==> exp/cedar <==
==> flow/design.v <==
module alu_top (
    input             clk,
    input      [7:0]  a,
    input      [7:0]  b,
    input      [3:0]  sel,
    output reg [15:0] out
);
    reg  [7:0]  a_q, b_q;
    reg  [3:0]  sel_q;
    wire [15:0] alu_out;
    always @(posedge clk) begin
        a_q   <= a;
        b_q   <= b;
        sel_q <= sel;
        out   <= alu_out;
    end
    alu u_alu (.a(a_q), .b(b_q), .sel(sel_q), .out(alu_out));
endmodule

`timescale 1ns / 1ps
module alu(
    input [7:0] a,b,
    input [3:0] sel,
    output reg [15:0] out
    );
    always@(*)
        begin
            case(sel)
                4'b0000 : out=a+b;
                4'b0001 : out=a+1;
                4'b0010 : out=a-b;
                4'b0011 : out=a*b;
                4'b0100 : out=(b==0) ? 16'd0 : a/b;
                4'b0101 : out=(b==0) ? 16'd0 : a%b;
                4'b0110 : out=a&b;
                4'b0111 : out=a|b;
                4'b1000 : out=~(a&b);
                4'b1001 : out=~(a|b);
                4'b1010 : out=a^b;
                default: out=0;
            endcase        
        end    
endmodule
==> flow/run.sh <==
#!/bin/bash
# the make line also repeats each setting of config.mk as NAME=value (left out here)
make -C /OpenROAD-flow-scripts/flow DESIGN_CONFIG=/design/flow/config.mk WORK_HOME=/design/flow/orfs CLKGATE_MAP_FILE= finish
==> flow/config.mk <==
export PLATFORM = sky130hd
export DESIGN_NAME = alu_top
export DESIGN_NICKNAME = alu_top
export VERILOG_FILES = /design/flow/design.v
export SDC_FILE = /design/flow/constraint.sdc
export NUM_CORES = 4
export LEC_CHECK = 0
export ABC_AREA = 1
export CAP_MARGIN = 15
export CELL_PAD_IN_SITES_GLOBAL_PLACEMENT = 0
export CORE_ASPECT_RATIO = 1.04
export CORE_MARGIN = 2
export CORE_UTILIZATION = 70
export CTS_CLUSTER_DIAMETER = 232
export CTS_CLUSTER_SIZE = 89
export PLACE_DENSITY = 0.62
export SLEW_MARGIN = 40
export TNS_END_PERCENT = 5
==> flow/constraint.sdc <==
create_clock -name core_clock -period 21.9 [get_ports {clk}]
set_input_delay 4.3800 -clock core_clock [delete_from_list [all_inputs] [get_ports {clk}]]
set_output_delay 4.3800 -clock core_clock [all_outputs]
set_load 0.01 [all_outputs]
==> exp/violet (differences from exp/cedar) <==
ABC_AREA = default   (was 1)
CAP_MARGIN = 20   (was 15)
CELL_PAD_IN_SITES_GLOBAL_PLACEMENT = default   (was 0)
CORE_ASPECT_RATIO = default   (was 1.04)
CORE_UTILIZATION = 65   (was 70)
CTS_CLUSTER_DIAMETER = default   (was 232)
CTS_CLUSTER_SIZE = default   (was 89)
HOLD_SLACK_MARGIN = -0.08   (was default)
PLACE_DENSITY = default   (was 0.62)
SLEW_MARGIN = 20   (was 40)
==> flow/constraint.sdc (replaced) <==
create_clock -name core_clock -period 26.9 [get_ports {clk}]
set_input_delay 5.3800 -clock core_clock [delete_from_list [all_inputs] [get_ports {clk}]]
set_output_delay 5.3800 -clock core_clock [all_outputs]
set_load 0.01 [all_outputs]
==> exp/fjord (differences from exp/cedar) <==
ABC_AREA = default   (was 1)
CELL_PAD_IN_SITES_GLOBAL_PLACEMENT = 3   (was 0)
CORE_ASPECT_RATIO = 0.79   (was 1.04)
CORE_UTILIZATION = 33   (was 70)
CTS_CLUSTER_DIAMETER = default   (was 232)
CTS_CLUSTER_SIZE = default   (was 89)
GPL_TIMING_DRIVEN = 0   (was default)
PLACE_DENSITY = default   (was 0.62)
PLACE_DENSITY_LB_ADDON = 0.1   (was default)
SETUP_SLACK_MARGIN = 2.94   (was default)
==> flow/constraint.sdc (replaced) <==
create_clock -name core_clock -period 19.3 [get_ports {clk}]
set_input_delay 3.8600 -clock core_clock [delete_from_list [all_inputs] [get_ports {clk}]]
set_output_delay 3.8600 -clock core_clock [all_outputs]
set_load 0.01 [all_outputs]
==> impl_metrics.csv <==
group,metric,value,unit
outcome,status,"finished with violations",
outcome,so_faults,"negative setup slack",
final_timing,setup_ws,-0.623,ns
die,die.size.y,131,um
yosys,synth.cellmix.compoundShare,0.269,
yosys,yosysUniqueCellTypes,100,
yosys,syn_inst,1384,
final_timing,finalSetupViolCount,16,
yosys,ys_area,0.0105,mm^2
yosys,yosysTopAreaCellShare,0.202,
placed_design,dp_hpwl,26100,um
yosys,common_cells,"ha_1, nor2_1, nand2_1",
yosys,synth_adder_area_share,0.276,
yosys,ys_sh_mux,0.0453,
yosys,syn_area_per_cell,7.61,um^2
die,die_area,0.0172,mm^2
die,fp-utilization,0.663,
yosys,yosys.area_share.xor_xnor,0.0557,
the above is filed under exp/violet

==> impl_metrics.csv <==
group,metric,value,unit
outcome,status,"stopped before the end",
outcome,haltStage,"clock tree synthesis",
outcome,error,"[ERROR DPL-0033] detailed placement checks failed during check placement.",
die,fp-utilization,0.718,
die,die_area,0.0160,mm^2
yosys,yosys.area_share.xor_xnor,0.0550,
placed_design,gp_congestion,1.08,
yosys,syn_area_per_cell,6.54,um^2
yosys,synth-edff-count,0,
yosys,synth_adder_area_share,0.277,
yosys,ys_area,0.0105,mm^2
yosys,synth.cellmix.compoundShare,0.150,
yosys,yosysSeqAreaShare,0.0686,
yosys,syn_inst,1607,
yosys,yosysTopAreaCellShare,0.202,
die,num_rows,45,
placed_design,dp_hpwl,29500,um
die,die.size.y,129,um
yosys,ys_sh_mux,0,
yosys,common_cells,"nand2_1, inv_1, ha_1",
the above is filed under exp/cedar

==> impl_metrics.csv <==
group,metric,value,unit
outcome,status,"finished with violations",
outcome,so_faults,"negative setup slack",
yosys,syn_inst,1384,
yosys,yosysTopAreaCellShare,0.202,
yosys,syn_area_per_cell,7.61,um^2
final_timing,finalSetupViolCount,16,
yosys,top_cells_by_area,"ha_1, fa_1, dfxtp_1",
final_timing,setup_ws,-8.33,ns
yosys,synth_adder_area_share,0.276,
yosys,synth.cellmix.compoundShare,0.269,
yosys,yosys.area_share.xor_xnor,0.0557,
yosys,yosysUniqueCellTypes,100,
die,die_area,0.0334,mm^2
die,die.size.y,163,um
yosys,ys_area,0.0105,mm^2
die,fp-utilization,0.333,
yosys,syn_area,0.0105,mm^2
placed_design,dp_hpwl,30300,um
the above is filed under exp/fjord

